// apb_uart
module apb_uart #(
    parameter SYSTEM_FREQUENCY = 50_000_000,
    parameter SAMPLING_RATE = 16
)(
    input pclk,  
    input preset_n,  
    input psel,
    input penable,
    input pwrite,
    input[11:0] paddr,
    input[3:0] pstrb,
    input[31:0] pwdata,
    output pready,
    output pslverr,
    output[31:0] prdata,
    output irq,
    output logic baud_o,
    output logic tick_rx, 
    input cts_n,
    input rx,
    output tx,
    output rts_n
);
    localparam logic [11:0] ADDR_TDR = 12'h000;
    localparam logic [11:0] ADDR_RDR = 12'h004;
    localparam logic [11:0] ADDR_LCR = 12'h008;
    localparam logic [11:0] ADDR_OCR = 12'h00C;
    localparam logic [11:0] ADDR_LSR = 12'h010;
    localparam logic [11:0] ADDR_FCR = 12'h014;
    localparam logic [11:0] ADDR_IER = 12'h018;
    localparam logic [11:0] ADDR_IIR = 12'h01C;
    localparam logic [11:0] ADDR_HCR = 12'h020;
    logic [31:0] tdr;
    logic [31:0] rdr;
    logic [31:0] lcr;
    logic [31:0] ocr;
    logic [31:0] lsr;
    logic [31:0] fcr;
    logic [31:0] ier;
    logic [31:0] iir;
    logic [31:0] hcr;
    logic [31:0] pwdata_d;
    logic psel_d;
    logic penable_d;
    logic pwrite_d;
    logic [11:0] paddr_d;
    logic [3:0] pstrb_d;
    always_ff @(posedge pclk or negedge preset_n) begin
        if(~preset_n) begin
             pwdata_d<= 0;
             psel_d <= 0;
             penable_d <= 0;
             pwrite_d <= 0;
             paddr_d <= 0;
             pstrb_d <= 0;
        end else begin
            pwdata_d <= pwdata;
            psel_d <= psel;
            penable_d <= penable;
            pwrite_d <= pwrite;
            paddr_d <= paddr;
            pstrb_d <= pstrb;
        end
    end
    apb_slave apb_slave_inst
        (
            .clk      (pclk),
            .preset_n (preset_n),
            .psel     (psel_d),
            .penable  (penable_d),
            .pwrite   (pwrite_d),
  ...
For scale: ~3,000 cells after synthesis, roughly 94 I/O pins, roughly 33,000 µm² of cells after synthesis.
clock: 3.37 ns
lec_check: 0
cap_margin: 10
core_aspect_ratio: 0.72
core_margin: 2
core_utilization: 72
cts_cluster_size: 50
hold_slack_margin: 0.25
place_density_lb_addon: 0.0
setup_slack_margin: 0.99
slew_margin: 20
run.sh (not shown) runs the stock make flow with config.mk's settings and CLKGATE_MAP_FILE=.
Change:
- CAP_MARGIN: 10 -> 20
- CTS_CLUSTER_DIAMETER: default -> 26
- HOLD_SLACK_MARGIN: 0.25 -> -0.09
- PLACE_DENSITY_LB_ADDON: 0.0 -> 0.01
- SETUP_SLACK_MARGIN: 0.99 -> 0.96
Cell area is higher by a few percent.
Global-route usage is higher by 4.8 points.
Routed wire length is higher by about a fifth.
Maximum frequency is lower by a little under a tenth.
Die area stays the same.
Change:
- ABC_AREA: default -> 1
- CORE_ASPECT_RATIO: 0.72 -> default
- CTS_CLUSTER_DIAMETER: 26 -> 377
- CTS_CLUSTER_SIZE: 50 -> 10
- HOLD_SLACK_MARGIN: -0.09 -> default
- PLACE_DENSITY_LB_ADDON: 0.01 -> default
- SETUP_SLACK_MARGIN: 0.96 -> 0.99
What happened:
- The changed run finished with timing, DRC and antenna clean
- global-route usage decreases by 5.3 points
- first-iteration DRC count went down by well over a third
- wire length decreases by about a fifth
- combinational power is lower by a quarter to a third
- cell count climbs by about a fifth
- utilization drops by 7.6 points
- cell area shrinks by a few percent
- total power is lower by about a fifth
- synthesized cell count came out higher by a quarter to a third
- clock-buffer cell count is lower by 28
- via count goes up slightly
Change:
- ABC_AREA: 1 -> default
- CTS_CLUSTER_DIAMETER: 377 -> default
- CTS_CLUSTER_SIZE: 10 -> 50
- SETUP_SLACK_MARGIN: 0.99 -> 0.89
The changed run ran to the end with no violations.
Synthesized area falls by 2.1%.
Hold slack is better by 0.22 ns.
Critical path depth falls by 4.
Final area barely changes.
Change:
- PLACE_DENSITY_LB_ADDON: default -> 0.0
- SETUP_SLACK_MARGIN: 0.89 -> 0.99
After rerunning: Die size does not change. Core utilization went up by 0.36 points. Fmax went up by 4.9%. Worst setup slack improves by 0.12 ns. Routed wire length went down by 2.5%. Critical path depth went up by 1. Worst hold slack degrades by 0.12 ns.

---

apb_uart again, from the RTL that the note above started with.
clock: 27.7 ns
lec_check: 0
cap_margin: 20
core_margin: 2
core_utilization: 33
slew_margin: 20
The first run finished clean.
Edit:
CORE_UTILIZATION = 40   (was 33)
clock period = 5.51 ns   (was 27.7 ns; I/O delays follow)
- The changed run finished clean
- global-route usage climbs by 2.7 points
- power rises to 5.1 times its value
- clock-buffer cell count fell by 15
- routed wire length decreases by 3.7%
- non-clock buffer count went down by 1
Edit:
CORE_UTILIZATION = 48   (was 40)
CTS_CLUSTER_SIZE = 98   (was unset)
clock period = 12.0 ns   (was 5.51 ns; I/O delays follow)
After rerunning: Cell count drops by a few percent; via count rose by a few percent; design area went down slightly; combinational power drops by well over a third; clock power went down by well over a third; wire length went up by a few percent.

---

Starting RTL as in the previous note.
clock: 6.19 ns
lec_check: 0
abc_area: 1
cap_margin: 0
core_margin: 2
core_utilization: 72
cts_cluster_diameter: 400
cts_cluster_size: 10
place_density_lb_addon: 0.07
slew_margin: 20
Rerun with:
- ABC_AREA: 1 -> unset
- CAP_MARGIN: 0 -> 20
- CORE_UTILIZATION: 72 -> 61
- CTS_CLUSTER_DIAMETER: 400 -> unset
- CTS_CLUSTER_SIZE: 10 -> unset
- PLACE_DENSITY_LB_ADDON: 0.07 -> unset
- clock period: 6.19 -> 6.1 ns (I/O delays scaled with it)
- critical path depth increases by 2
- power increases by 5.1%
- cell area decreases by about 1%
- area after synthesis decreases by about 2%
- utilization decreases by 12 points
- combinational power increases by about 20%
- count of clock-buffer cells in the layout decreases by 39
- die size increases by about 15%
- final cell count decreases by 16%
Rerun with:
- CORE_UTILIZATION: 61 -> 71
- CTS_CLUSTER_DIAMETER: unset -> 258
- clock period: 6.1 -> 17.3 ns (I/O delays scaled with it)
- global-route usage came out higher by 6.0 points
- area after synthesis does not change
- sequential power came out lower by well over a third
- wire length came out higher by a few percent
- via count came out higher by a few percent
- clock power came out lower by well over a third
- die size came out lower by roughly a tenth
- clock-buffer cell count came out higher by 10
Rerun with:
- ABC_AREA: unset -> 1
- CTS_CLUSTER_SIZE: unset -> 15
- clock period: 17.3 -> 14.4 ns (I/O delays scaled with it)
Routed wire length increases by about 8%; synthesized area grows by about 2.1%; via count went up by 15%; hold slack loses 18 ps; critical path depth grows by 1.
Rerun with:
- CORE_UTILIZATION: 71 -> 72
- CTS_CLUSTER_DIAMETER: 258 -> unset
- CTS_CLUSTER_SIZE: 15 -> unset
- clock period: 14.4 -> 5.42 ns (I/O delays scaled with it)
Outcome: The changed run completed with no timing, DRC or antenna violations. Final area increases by about 3%. Global-route usage decreases by 0.15 points. Total power increases to 3.1 times its value. Register-to-register slack gets worse by 8400 ps. Critical path depth increases by 1. Cell count increases by 0.71%. Routed wire length decreases by about 0.9%. Core utilization increases by 3.8 points. Worst setup slack gets worse by 6300 ps.
Rerun with:
- ABC_AREA: 1 -> unset
- CORE_UTILIZATION: 72 -> 14
- clock period: 5.42 -> 30.6 ns (I/O delays scaled with it)
After rerunning: Non-clock buffer count rises by 4; design area is higher by 6.9%; global-route usage falls by 28 points; worst setup slack gets better by 20000 ps; area after synthesis went down by 2.1%; first-iteration DRC count went down by 42%; utilization went down by 64 points; die size went up to 4.9 times its value; via count falls by about 17%.
Power and IR drop assume default switching activity.
